## v35
==> flow/design.v (excerpt) <==
module Top_1553B_APB
(
  APB_CLK,
  APB_RESETn,
  APB_RDATA,
  APB_READY,
  APB_SLVERR,
  APB_STRB,
  APB_PROT, 
  APB_ADDR,
  APB_ENABLE,
  APB_WRITE,
  APB_WDATA,
  APB_SEL,
  rx0_1553,
  tx0_1553,
  tx0_en,
  rx1_1553,
  tx1_1553,
  tx1_en
);
localparam DATAWIDTH = 32;
localparam APB_STRB_WIDTH = 8;
localparam REGSNUM = 8;
localparam REGS_ADDRWIDTH = 3;
input                               APB_CLK;
input                               APB_RESETn;
output [DATAWIDTH-1 : 0]            APB_RDATA;
output                              APB_READY;
output                              APB_SLVERR;
input  [APB_STRB_WIDTH-1 : 0]       APB_STRB;
input  [2 : 0]                      APB_PROT;
input  [DATAWIDTH-1 : 0]            APB_ADDR;
input                               APB_ENABLE;
input                               APB_WRITE;
input  [DATAWIDTH-1 : 0]            APB_WDATA;
input                               APB_SEL;
input     [1:0] rx0_1553;
output    [1:0] tx0_1553;
output    tx0_en;
input     [1:0] rx1_1553;
output    [1:0] tx1_1553;
output    tx1_en;
wire [DATAWIDTH*REGSNUM-1 : 0]    RegsDataOut;
wire [DATAWIDTH*REGSNUM-1 : 0]    RegsDataIn;
wire                              beWrdOut;
wire                              beReadOut;
wire [REGS_ADDRWIDTH-1 : 0]       RegsAddrOut;
APB_Slave_Interface#(
  ...
For scale: about 3500 cells after synthesis, ~120 I/O pins.
clock: 10.0 ns
lec_check: 0
cap_margin: 20
core_aspect_ratio: 1.74
core_margin: 5
core_utilization: 40
hold_slack_margin: 0.28
place_density_lb_addon: 0.19
slew_margin: 20
tns_end_percent: 65
run.sh (not shown) runs the stock make flow with config.mk's settings and CLKGATE_MAP_FILE=.
Relative to v35, the following input files were edited for v14:
Settings: clearing PLACE_DENSITY_LB_ADDON, which used to be 0.19; putting SETUP_SLACK_MARGIN at 0.36 where nothing was set; swapping 40 for 72 in CORE_UTILIZATION; clearing HOLD_SLACK_MARGIN, which used to be 0.28; swapping 5 for 2 in CORE_MARGIN; clearing TNS_END_PERCENT, which used to be 65; clearing CORE_ASPECT_RATIO, which used to be 1.74; putting CTS_CLUSTER_SIZE at 17 where nothing was set; swapping 10.0 for 2.33 in the clock period (ns, I/O delays scaled along).
[summary]
To summarise v14: no stage aborted, but the layout did not pass its checks, failing on negative setup slack. dfxtp_2 as the master of the slowest instance on the critical path was reported by v14, and and2_1 by v35. For the global routing usage on met1, v14 came in 35 points higher than v35 did. v14 vs. v35: estimated wirelength of the detail-placed design saw little to no change; number of hold-repair buffers added at the cts stage higher; first-pass GRT wire length has increased; overall power rose by 360%. Compared with v35, in v14 total setup violations reported at the end of the flow higher, register fraction of the total cell area fell 4.4 points, time the worst path needs with I/O delays and setup shrank by 1.35 ns.
Inputs modified between v14 and v19:
Settings: CTS_CLUSTER_SIZE now 20, was 17; PLACE_DENSITY_LB_ADDON now 0.03, previously not set; MAX_ROUTING_LAYER now met5, previously not set; ABC_AREA now 0, previously not set; HOLD_SLACK_MARGIN now 0.29, previously not set; GPL_TIMING_DRIVEN now 1, previously not set; MIN_ROUTING_LAYER now met1, previously not set; CELL_PAD_IN_SITES_DETAIL_PLACEMENT now 0, previously not set; GPL_ROUTABILITY_DRIVEN now 0, previously not set; SETUP_SLACK_MARGIN now 0.66, was 0.36.
==> comparison <==
- v19 did not finish: a tool error stopped it during clock tree synthesis.
- For area after detailed placement, v14 and v19 come out practically identical.
- v14 -> v19: area after synthesis delta 0, exact match
- Between v19 and v14, the difference in mux contribution to synthesized area is negligible.
- In v19 relative to v14, cell count after placement had gone down slightly.
- From v19 to v14, die size did not move at all.

---

build 28:
Top_1553B_APB again, from the RTL that the note above started with.
Settings: LEC_CHECK=0, ABC_AREA=0, CAP_MARGIN=20, CELL_PAD_IN_SITES_DETAIL_PLACEMENT=1, CELL_PAD_IN_SITES_GLOBAL_PLACEMENT=1, CORE_ASPECT_RATIO=1.47, CORE_MARGIN=5, CORE_UTILIZATION=48, CTS_CLUSTER_DIAMETER=270, GPL_ROUTABILITY_DRIVEN=0, GPL_TIMING_DRIVEN=1, MAX_ROUTING_LAYER=met5, MIN_ROUTING_LAYER=met1, PLACE_DENSITY_LB_ADDON=0.03, SETUP_SLACK_MARGIN=-0.0, SLEW_MARGIN=20, TNS_END_PERCENT=75; clock period 2.86 ns.
Build 28 closes out successfully: all stages finished, all timing, DRC and antenna checks passed.
Inputs modified between build 28 and build 68:
Settings: a change of CORE_MARGIN from 5 to 2; a change of SETUP_SLACK_MARGIN from -0.0 to 0.7; a change of CELL_PAD_IN_SITES_DETAIL_PLACEMENT from 1 to 0; a deleted TNS_END_PERCENT that had been 75; a deleted CELL_PAD_IN_SITES_GLOBAL_PLACEMENT that had been 1; a deleted CTS_CLUSTER_DIAMETER that had been 270; a deleted CORE_ASPECT_RATIO that had been 1.47; an added CTS_CLUSTER_SIZE of 46; a change of CORE_UTILIZATION from 48 to 72; a change of the clock period (ns, I/O delays scaled along) from 2.86 to 2.38.
Notes after the runs:
- Completing all stages was not enough for build 68: its layout failed the final checks because of setup timing.
- When the final numbers for build 68 and build 28 were put side by side, the source-to-sink clock delay at the later pin of the worst-skew pair turned out to be greater in build 68.
- Summary — total of fill cells in the finished design, build 68 relative to build 28: lower, by 9386.
- Of build 68 and build 28, build 68 shows the higher total power, with build 28 below it.
- Clock skew: build 68 and build 28 compared, lower one is build 28
- Comparing build 68 and build 28, number of cells on the worst reg-to-reg path is higher on build 68.
- When build 68 is set beside build 28, its routed length on met2 turns out to be 19% larger.
- Build 68 ends up with lower worst slack at placement than build 28 does.
- Delta(relative area change from synthesis to final layout, build 68 - build 28) > 0
- Build 28 vs build 68, cell type of the slowest stage on the worst timing path: sky130_fd_sc_hd__dfxtp_4 vs sky130_fd_sc_hd__fa_2
- Comparing the two runs side by side, build 68 comes out behind build 28 on worst hold slack.
- Going from build 28 to build 68, the pin slew with the least headroom to its limit was found to have gone up by 110 ps.
- Build 68 vs build 28: number of global-route vias before repair up in build 68
The inputs of build 5 differ from those of build 68 as listed below.
Settings: an added PLACE_DENSITY of 0.65; a change of CAP_MARGIN from 20 to 0; a change of SETUP_SLACK_MARGIN from 0.7 to -0.15; a change of CTS_CLUSTER_SIZE from 46 to 15; a change of ABC_AREA from 0 to 1; an added CTS_CLUSTER_DIAMETER of 346; a deleted PLACE_DENSITY_LB_ADDON that had been 0.03; a change of the clock period (ns, I/O delays scaled along) from 2.38 to 2.33.
==> comparison <==
Build 68 and build 5: no clean run. STATUS run=build 5 STAGES=ALL_DONE FINAL_CHECKS=FAILED CAUSE=setup timing. What the final checks of build 68 revealed, after a flow that finished every stage, was a layout that fails on setup timing. Post-synthesis chip area from yosys grows by a few percent when moving from build 68 to build 5. Combinational share of power: build 5 higher than build 68. Changes observed in build 5 relative to build 68: final non-filler cell area moved down; final worst setup slack moved up. Build 5 — area fraction in and, or, nand and nor cells 4.5 points higher, build 68 as reference. Summary of the comparison: proportion of power drawn by the clock network is lower in build 5, relative to build 68. Side by side, data required time at the worst endpoint turned out lower in build 5 than in build 68. There was hardly any difference in post-CTS clock slew at the launch and capture registers of the worst setup and hold paths between build 68 and build 5.

---

P:
Top_1553B_APB again, from the RTL that the note above started with.
make LEC_CHECK=0 CAP_MARGIN=20 CORE_MARGIN=2 CORE_UTILIZATION=40 SETUP_SLACK_MARGIN=0.99 SLEW_MARGIN=20 finish   # period 4.19 ns
Relative to P, the following input files were edited for Q:
# P
export LEC_CHECK = 0
export CAP_MARGIN = 20
export CORE_MARGIN = 2
export CORE_UTILIZATION = 40
export SETUP_SLACK_MARGIN = 0.99
export SLEW_MARGIN = 20
create_clock -name core_clock -period 4.19 [get_ports {APB_CLK}]
# Q
export LEC_CHECK = 0
export CAP_MARGIN = 20
export CORE_MARGIN = 2
export CORE_UTILIZATION = 72
export CTS_CLUSTER_SIZE = 17
export SETUP_SLACK_MARGIN = 0.69
export SLEW_MARGIN = 20
create_clock -name core_clock -period 2.33 [get_ports {APB_CLK}]
## What came out
- On Q: die extent in x is about 25% lower than what P gave.
- The post-synth area from yosys stat was comparable across Q and P.
- In Q, core utilization at floorplan is higher than in P.
- The number of placement rows in Q was lower than what P gave.
- Lower height of the chip was reported by Q, not P.
- In the reports for Q and P, the larger die size belongs to P.
- Final weighted congestion in routability-driven placement: Q and P compared, higher one is Q
- Quantity of gates resized following cts ends up lower on P.
- Q | ERROR | 5_1_grt
- Compared with P, in Q number of clock buffers inserted by TritonCTS decreased by about 7.5% relative to the old numbers, synthesized area closely matched the old numbers, number of post-CTS setup repair buffers increased by 74 relative to the old numbers.
Modified inputs, R compared to Q
# Q
export LEC_CHECK = 0
export CAP_MARGIN = 20
export CORE_MARGIN = 2
export CORE_UTILIZATION = 72
export CTS_CLUSTER_SIZE = 17
export SETUP_SLACK_MARGIN = 0.69
export SLEW_MARGIN = 20
create_clock -name core_clock -period 2.33 [get_ports {APB_CLK}]
# R
export LEC_CHECK = 0
export ABC_AREA = 1
export CAP_MARGIN = 20
export CORE_MARGIN = 2
export CORE_UTILIZATION = 72
export SETUP_SLACK_MARGIN = 0.29
export SLEW_MARGIN = 20
create_clock -name core_clock -period 2.33 [get_ports {APB_CLK}]
Notes after the runs:
The flow completed for R, but it is not clean: the layout still shows setup timing.
R against Q: post-place instance area rose 2400 µm², synthesis area per yosys rose 4.5%, die size rose about 4.5%.

---

== JK ==
Top_1553B_APB again, from the RTL that the note above started with.
Settings: LEC_CHECK=0, ABC_AREA=1, CAP_MARGIN=20, CORE_MARGIN=2, CORE_UTILIZATION=72, CTS_CLUSTER_DIAMETER=203, MAX_ROUTING_LAYER=met4, PLACE_DENSITY_LB_ADDON=0.03, SETUP_SLACK_MARGIN=1.75, SLEW_MARGIN=20; clock period 6.06 ns.
Every stage of the flow completed for JK, and the final layout passed the timing, design-rule and antenna checks.
Setup changes, JK to MS
--- a/flow/config.mk
+++ b/flow/config.mk
@@ -8 +7,0 @@
-export ABC_AREA = 1
@@ -11,5 +10 @@
-export CORE_UTILIZATION = 72
-export CTS_CLUSTER_DIAMETER = 203
-export MAX_ROUTING_LAYER = met4
-export PLACE_DENSITY_LB_ADDON = 0.03
-export SETUP_SLACK_MARGIN = 1.75
+export CORE_UTILIZATION = 57
==> flow/constraint.sdc <==
create_clock -name core_clock -period 5.25 [get_ports {APB_CLK}]
set_input_delay 1.0500 -clock core_clock [delete_from_list [all_inputs] [get_ports {APB_CLK}]]
set_output_delay 1.0500 -clock core_clock [all_outputs]
set_load 0.01 [all_outputs]
--- outcome ---
- Relative to JK, sequential share of power increased by 2.6 points in MS.
- Relative to JK, post-placement cell count has decreased by about 26% in MS.
- Post-layout period usage of the worst path ended up 9.7 points higher on MS than on JK.
- No stage failed in MS, and the final checks on the layout all came back clean.
- Run comparison: JK worst setup path endpoint CoreOne_inst.decoder_fifo.cnt[5]; MS worst setup path endpoint CoreOne_inst.encoder_fifo.cnt[5]
- MS -> JK: insertion delay at the late pin of the worst-skew pair flat
- Against JK, MS comes in 4.3% lower on synthesis area per yosys.
- MS against JK; clock-buffer cell count is down by a few percent.
Modified inputs, AL compared to MS
--- a/flow/config.mk
+++ b/flow/config.mk
@@ -10 +10,2 @@
-export CORE_UTILIZATION = 57
+export CORE_UTILIZATION = 70
+export CTS_CLUSTER_SIZE = 15
==> flow/constraint.sdc <==
create_clock -name core_clock -period 2.35 [get_ports {APB_CLK}]
set_input_delay 0.4700 -clock core_clock [delete_from_list [all_inputs] [get_ports {APB_CLK}]]
set_output_delay 0.4700 -clock core_clock [all_outputs]
set_load 0.01 [all_outputs]
- From the logs: AL reached the end of the flow and failed the layout checks with negative setup slack.
- Setup slack after placement in AL is 1.83 ns below MS.
- Power on AL is behind MS.
- Relative to MS, the net switching power of the design measured on AL has increased by more than 100%.
- Compared to MS, AL was floorplanned on a smaller die.
- Summary of AL over MS: period utilization went up, total wire length has increased.
Edits applied to the flow inputs when going from AL to TR:
--- a/flow/config.mk
+++ b/flow/config.mk
@@ -10,2 +10,3 @@
-export CORE_UTILIZATION = 70
-export CTS_CLUSTER_SIZE = 15
+export CORE_UTILIZATION = 72
+export CTS_CLUSTER_SIZE = 17
+export SETUP_SLACK_MARGIN = -0.23
==> flow/constraint.sdc <==
create_clock -name core_clock -period 2.33 [get_ports {APB_CLK}]
set_input_delay 0.4660 -clock core_clock [delete_from_list [all_inputs] [get_ports {APB_CLK}]]
set_output_delay 0.4660 -clock core_clock [all_outputs]
set_load 0.01 [all_outputs]
### Flow results
Share of final layout cell area taken by non-clock buffers in TR is 1.5 points lower than in AL. Going from AL to TR, design area shrinks by 2.3%. To summarise AL: no stage aborted, but the layout did not pass its checks, failing on negative setup slack. From the logs: TR reached the end of the flow and failed the layout checks with negative setup slack. Any difference in total power draw between AL and TR is small enough to ignore. TR vs. AL: setup total negative slack fell 62.20 ns; layout net count fell about 1.5%; final HPWL from detailed placement rose about 3.5%.
> inputs changed (TR -> PW)
--- a/flow/config.mk
+++ b/flow/config.mk
@@ -7,0 +8 @@
+export ABC_AREA = 0
@@ -8,0 +10 @@
+export CELL_PAD_IN_SITES_DETAIL_PLACEMENT = 0
@@ -11,2 +13,7 @@
-export CTS_CLUSTER_SIZE = 17
-export SETUP_SLACK_MARGIN = -0.23
+export CTS_CLUSTER_SIZE = 20
+export GPL_ROUTABILITY_DRIVEN = 0
+export GPL_TIMING_DRIVEN = 1
+export MAX_ROUTING_LAYER = met5
+export MIN_ROUTING_LAYER = met1
+export PLACE_DENSITY_LB_ADDON = 0.03
+export SETUP_SLACK_MARGIN = -0.0
Results
PW finished every stage; the final checks, however, were not passed, the failures being negative setup slack. Taking TR as the reference, in PW maximum operating frequency climbed about 2.8%, total net switching power climbed 8.9%, proportion of cell area occupied by registers dropped 2.0 points, clock network power climbed about 2%. When PW is measured against TR, its final critical-path share of the clock period turns out 3.2 points lower. The synthesized chip area reported by yosys was comparable across TR and PW. What TR reported for met1 wire length has to be multiplied by 1.07 to get the figure for PW. TR -> PW: hold violation total from the final report delta 0, exact match. PW against TR: register-to-register slack now larger, final standard cell utilization of the core saw an increase, total track usage went up.
No activity file was given, so power comes from the tool's default toggle rates.
